run A:
## Full_DCT
module Full_DCT(input clk,wr_1,wr_2,reset,
           input [11:0]a0,a1,a2,a3,a4,a5,a6,a7,
           output signed[11:0]b0,b1,b2,b3,b4,b5,b6,b7);
Size in the first run: roughly 15,000 cells after synthesis, ~1,100 flip-flops, about 160,000 um^2 of cells after synthesis.
clock: 12.1 ns
lec_check: 0
cap_margin: 20
core_margin: 2
core_utilization: 72
cts_cluster_diameter: 232
cts_cluster_size: 34
place_density_lb_addon: 0.05
setup_slack_margin: 3.48
slew_margin: 20
run.sh (not shown) runs the stock make flow with config.mk's settings and CLKGATE_MAP_FILE=.
Flow for run A halted at global routing, error code GRT-0232.
### run A -> run B
--- a/flow/config.mk
+++ b/flow/config.mk
@@ -8,8 +8,5 @@
 export CAP_MARGIN = 20
 export CORE_MARGIN = 2
-export CORE_UTILIZATION = 72
-export CTS_CLUSTER_DIAMETER = 232
-export CTS_CLUSTER_SIZE = 34
-export PLACE_DENSITY_LB_ADDON = 0.05
-export SETUP_SLACK_MARGIN = 3.48
+export CORE_UTILIZATION = 57
+export SETUP_SLACK_MARGIN = 2.23
 export SLEW_MARGIN = 20
==> flow/constraint.sdc <==
create_clock -name core_clock -period 11.9 [get_ports {clk}]
set_input_delay 2.3800 -clock core_clock [delete_from_list [all_inputs] [get_ports {clk}]]
set_output_delay 2.3800 -clock core_clock [all_outputs]
set_load 0.01 [all_outputs]
- Of run A and run B, only run A never reached the final stage.
- Run B finished all stages; layout check result: FAIL, due to negative setup slack.
- Run B vs. run A: width of the die higher; die size increased by 26% relative to the old numbers; number of buffers inserted by post-CTS setup repair moved down; placeable core area went up; weighted congestion reported at the end of routability-driven placement down 2.1%.
- The number of cells upsized or downsized after cts in run A is 0.905 times that in run B.
- Instance area after placement in run B vs run A: up about 2%
Here is what was changed in the inputs of run C compared with run B.
--- a/flow/config.mk
+++ b/flow/config.mk
@@ -8,5 +8,5 @@
 export CAP_MARGIN = 20
 export CORE_MARGIN = 2
-export CORE_UTILIZATION = 57
-export SETUP_SLACK_MARGIN = 2.23
+export CORE_UTILIZATION = 65
+export SETUP_SLACK_MARGIN = 2.82
 export SLEW_MARGIN = 20
==> flow/constraint.sdc <==
create_clock -name core_clock -period 15.0 [get_ports {clk}]
set_input_delay 3.0000 -clock core_clock [delete_from_list [all_inputs] [get_ports {clk}]]
set_output_delay 3.0000 -clock core_clock [all_outputs]
set_load 0.01 [all_outputs]
Run C went all the way through the flow, and no timing, DRC or antenna check failed.
Of run B and run C, the run reporting the higher count of TritonRoute iterations in the first routing pass was run C.
For run D, these inputs were changed with respect to run C:
--- a/flow/config.mk
+++ b/flow/config.mk
@@ -9,4 +9,6 @@
 export CORE_MARGIN = 2
 export CORE_UTILIZATION = 65
-export SETUP_SLACK_MARGIN = 2.82
+export MAX_ROUTING_LAYER = met4
+export SETUP_SLACK_MARGIN = 2.23
 export SLEW_MARGIN = 20
+export TNS_END_PERCENT = 5
==> flow/constraint.sdc <==
create_clock -name core_clock -period 11.9 [get_ports {clk}]
set_input_delay 2.3800 -clock core_clock [delete_from_list [all_inputs] [get_ports {clk}]]
set_output_delay 2.3800 -clock core_clock [all_outputs]
set_load 0.01 [all_outputs]
[summary]
The number of placed instances with taps included of run D exceeds that of run C by 1,772. In the tables for run C and run D, HPWL after detailed placement reads higher with run D. Flow for run D halted at global routing, error code GRT-0232. Going from run C to run D, adder-cell share of the synthesized area level; final estimated routing congestion in global placement shows an increase of 2.9%; die size held; buffers inserted during post-CTS setup optimization decreased by about 50% relative to the old numbers. Run C → run D: minimum setup slack after placement went down, post-place instance area climbed about 8%, post-cts repair resize count went down 52, number of synthesized register bits barely changed.
The inputs of run E differ from those of run D as listed below.
--- a/flow/config.mk
+++ b/flow/config.mk
@@ -8,7 +8,4 @@
 export CAP_MARGIN = 20
 export CORE_MARGIN = 2
-export CORE_UTILIZATION = 65
-export MAX_ROUTING_LAYER = met4
-export SETUP_SLACK_MARGIN = 2.23
+export CORE_UTILIZATION = 23
 export SLEW_MARGIN = 20
-export TNS_END_PERCENT = 5
==> flow/constraint.sdc <==
create_clock -name core_clock -period 14.5 [get_ports {clk}]
set_input_delay 2.9000 -clock core_clock [delete_from_list [all_inputs] [get_ports {clk}]]
set_output_delay 2.9000 -clock core_clock [all_outputs]
set_load 0.01 [all_outputs]
## What came out
Run E | status: complete | timing, DRC, antenna: pass
In run E, the buffer depth of the longest clock path came out 1 above the value in run D.
Measured against each other, run D and run E differ in pre-CTS worst setup slack, the lower figure coming from run D.
Across both runs, post-detailed-placement cell area was lower for run E than for run D.
In the flow results for run D and run E, the final weighted congestion in routability-driven placement is smaller on run E.
As far as sequential share of the synthesized area goes, run E and run D are indistinguishable; the numbers are identical.
